// CRC
module CRC(
input           clk,         
input           rst_n,       
input  [23:0]   Din,         
input           valid,       
input  [15:0]   size,        
output [14:0]   checksum,    
output          done         
);
reg [5:0] shift_count;       
reg [5:0] limit;             
wire [1:0] extra;            
wire [4:0] offset;           
wire finish;                 
reg [15:0] crc;                                    
localparam [15:0] polynomial = 16'b1100010110011001;      
reg CS, NS;
parameter IDLE = 1'b0, FIND = 1'b1;
always @(posedge clk or negedge rst_n)
begin
 if(~rst_n)
  CS <= IDLE;
 else CS <= NS;
end
always @(posedge clk)
begin
 case(CS)
  IDLE:
  begin
   crc <= (valid) ? (Din >> offset) : 16'hffff;             
   shift_count <= 0;
  end
  FIND:
  begin
  if(crc[15] == 1'b0)                                              
  begin                                                            
   if(shift_count < offset)                                        
    crc <= {crc[14:0],Din[offset - (shift_count + 6'd1)]};            
   else crc <= crc << 1;
   shift_count <= shift_count + 6'd1;
  end
  else crc <= crc ^ polynomial;                                    
  end
 endcase
end
always @(*)
begin
 limit = 6'd15 + offset;
 case(CS)
  IDLE:
  begin
   if(valid)
  ...
Settings: LEC_CHECK=0, CAP_MARGIN=20, CORE_ASPECT_RATIO=0.5, CORE_MARGIN=2, CORE_UTILIZATION=35, CTS_CLUSTER_DIAMETER=383, CTS_CLUSTER_SIZE=98, GPL_ROUTABILITY_DRIVEN=0, HOLD_SLACK_MARGIN=-0.08, SETUP_SLACK_MARGIN=-0.48, SLEW_MARGIN=20, TNS_END_PERCENT=10; clock period 5.5 ns.
run.sh (not shown) runs the stock make flow with config.mk's settings and CLKGATE_MAP_FILE=.
Edit:
ABC_AREA = 1   (was not set)
CORE_ASPECT_RATIO = not set   (was 0.5)
CORE_UTILIZATION = 72   (was 35)
CTS_CLUSTER_DIAMETER = not set   (was 383)
CTS_CLUSTER_SIZE = not set   (was 98)
GPL_ROUTABILITY_DRIVEN = not set   (was 0)
HOLD_SLACK_MARGIN = not set   (was -0.08)
PLACE_DENSITY_LB_ADDON = 0.28   (was not set)
SETUP_SLACK_MARGIN = not set   (was -0.48)
TNS_END_PERCENT = not set   (was 10)
clock period = 2.82 ns   (was 5.5 ns; I/O delays follow)
After rerunning:
- This time the run did not get past global placement, error FLW-0024
- synthesized area goes up by 3.7%
- die area goes down by 48%
- synthesized cell count goes up by 42%

* * *

The RTL this note starts from:
==> flow/design.v <==
module CRC(
input           clk,         
input           rst_n,       
input  [23:0]   Din,         
input           valid,       
input  [15:0]   size,        
output [14:0]   checksum,    
output          done         
);
reg [5:0] shift_count;       
reg [5:0] limit;             
wire [1:0] extra;            
wire [4:0] offset;           
wire finish;                 
reg [15:0] crc;                                    
localparam [15:0] polynomial = 16'b1100010110011001;      
reg CS, NS;
parameter IDLE = 1'b0, FIND = 1'b1;
always @(posedge clk or negedge rst_n)
begin
 if(~rst_n)
  CS <= IDLE;
 else CS <= NS;
end
always @(posedge clk)
begin
 case(CS)
  IDLE:
  begin
   crc <= (valid) ? (Din >> offset) : 16'hffff;             
   shift_count <= 0;
  end
  FIND:
  begin
  if(crc[15] == 1'b0)                                              
  begin                                                            
   if(shift_count < offset)                                        
    crc <= {crc[14:0],Din[offset - (shift_count + 6'd1)]};            
   else crc <= crc << 1;
   shift_count <= shift_count + 6'd1;
  end
  else crc <= crc ^ polynomial;                                    
  end
 endcase
end
always @(*)
begin
 limit = 6'd15 + offset;
 case(CS)
  IDLE:
  begin
   if(valid)
    NS = FIND;
   else NS = IDLE;
  end
  FIND:
  begin
   if(finish)
    NS = IDLE;
   else NS = FIND;
  end
  default: NS = IDLE;
 endcase
end
assign extra = size[2:0] - 3'd2;
assign offset = {extra, 3'b000};
assign finish = ((shift_count == limit) && (crc[15] == 1'b0)) ? 1'b1 : 1'b0;
assign done = (CS == FIND) && finish;
assign checksum = crc[14:0];
endmodule
clock: 7.77 ns
lec_check: 0
abc_area: 0
cap_margin: 10
core_margin: 5
core_utilization: 18
cts_cluster_size: 91
gpl_routability_driven: 0
gpl_timing_driven: 0
min_routing_layer: met1
place_density_lb_addon: 0.16
slew_margin: 5
Rerun with:
==> flow/config.mk (replaced) <==
export PLATFORM = sky130hd
export DESIGN_NAME = CRC
export DESIGN_NICKNAME = CRC
export VERILOG_FILES = /design/flow/design.v
export SDC_FILE = /design/flow/constraint.sdc
export NUM_CORES = 4
export LEC_CHECK = 0
export CAP_MARGIN = 20
export CORE_MARGIN = 2
export CORE_UTILIZATION = 40
export SLEW_MARGIN = 20
==> flow/constraint.sdc (replaced) <==
create_clock -name core_clock -period 5.5 [get_ports {clk}]
set_input_delay 1.1000 -clock core_clock [delete_from_list [all_inputs] [get_ports {clk}]]
set_output_delay 1.1000 -clock core_clock [all_outputs]
set_load 0.01 [all_outputs]
=> Non-clock buffer count decreases by 26. Power went up by 28%. Setup slack got worse by 1.1 ns. Sequential power is higher by about 50%. Global-route usage goes up by 8.8 points. Critical path depth drops by 1. Register-to-register slack gets worse by 2.3 ns. Final area came out lower by about 10%. Via count is lower by about 8%. Cell count fell by about 30%. First-iteration DRC count increases to 2.8 times its value.
Rerun with:
--- a/flow/config.mk
+++ b/flow/config.mk
@@ -6,6 +6,9 @@
 export NUM_CORES = 4
 export LEC_CHECK = 0
+export ABC_AREA = 1
 export CAP_MARGIN = 20
 export CORE_MARGIN = 2
-export CORE_UTILIZATION = 40
+export CORE_UTILIZATION = 72
+export CTS_CLUSTER_DIAMETER = 383
+export CTS_CLUSTER_SIZE = 98
 export SLEW_MARGIN = 20
==> flow/constraint.sdc (replaced) <==
create_clock -name core_clock -period 2.07 [get_ports {clk}]
set_input_delay 0.4140 -clock core_clock [delete_from_list [all_inputs] [get_ports {clk}]]
set_output_delay 0.4140 -clock core_clock [all_outputs]
set_load 0.01 [all_outputs]
What happened:
- Now the flow failed in global routing on DPL-0038
- die area fell by well over a third
- area after synthesis rose by a few percent
- synthesized cell count rose by well over a third
Rerun with:
--- a/flow/config.mk
+++ b/flow/config.mk
@@ -6,9 +6,11 @@
 export NUM_CORES = 4
 export LEC_CHECK = 0
-export ABC_AREA = 1
 export CAP_MARGIN = 20
 export CORE_MARGIN = 2
-export CORE_UTILIZATION = 72
+export CORE_UTILIZATION = 35
 export CTS_CLUSTER_DIAMETER = 383
 export CTS_CLUSTER_SIZE = 98
+export GPL_ROUTABILITY_DRIVEN = 0
+export HOLD_SLACK_MARGIN = -0.08
 export SLEW_MARGIN = 20
+export TNS_END_PERCENT = 10
==> flow/constraint.sdc (replaced) <==
create_clock -name core_clock -period 5.5 [get_ports {clk}]
set_input_delay 1.1000 -clock core_clock [delete_from_list [all_inputs] [get_ports {clk}]]
set_output_delay 1.1000 -clock core_clock [all_outputs]
set_load 0.01 [all_outputs]
Outcome: With this change the flow completed without violations. Synthesized area shrinks by a few percent. Die area grows by well over a third. Synthesized cell count shrinks by a quarter to a third.
Rerun with:
==> flow/config.mk (replaced) <==
export PLATFORM = sky130hd
export DESIGN_NAME = CRC
export DESIGN_NICKNAME = CRC
export VERILOG_FILES = /design/flow/design.v
export SDC_FILE = /design/flow/constraint.sdc
export NUM_CORES = 4
export LEC_CHECK = 0
export CAP_MARGIN = 20
export CORE_MARGIN = 2
export CORE_UTILIZATION = 40
export CTS_CLUSTER_SIZE = 46
export PLACE_DENSITY_LB_ADDON = 0.1
export SLEW_MARGIN = 20
Outcome: The changed run went through all stages and came out clean. Hold slack hardly moves. First-iteration DRC count came out higher by well over a third. Total power hardly moves. Worst setup slack degrades by 0.025 ns. Clock skew hardly moves. Via count came out lower by a few percent. Sequential power came out higher slightly. Final cell count came out lower by a few percent. Routed wire length came out lower slightly. Synthesized cell count stays the same. Die area came out lower by roughly a tenth.
Rerun with:
--- a/flow/config.mk
+++ b/flow/config.mk
@@ -6,8 +6,11 @@
 export NUM_CORES = 4
 export LEC_CHECK = 0
+export ABC_AREA = 1
 export CAP_MARGIN = 20
 export CORE_MARGIN = 2
-export CORE_UTILIZATION = 40
+export CORE_UTILIZATION = 72
+export CTS_CLUSTER_DIAMETER = 295
 export CTS_CLUSTER_SIZE = 46
 export PLACE_DENSITY_LB_ADDON = 0.1
+export SETUP_SLACK_MARGIN = 0.54
 export SLEW_MARGIN = 20
==> flow/constraint.sdc (replaced) <==
create_clock -name core_clock -period 1.86 [get_ports {clk}]
set_input_delay 0.3720 -clock core_clock [delete_from_list [all_inputs] [get_ports {clk}]]
set_output_delay 0.3720 -clock core_clock [all_outputs]
set_load 0.01 [all_outputs]
Outcome: With this change the flow stopped in global placement; area after synthesis increases by about 3.7%; synthesized cell count increases by 42%; die size decreases by 40%.
No activity file was given, so power comes from the tool's default toggle rates.
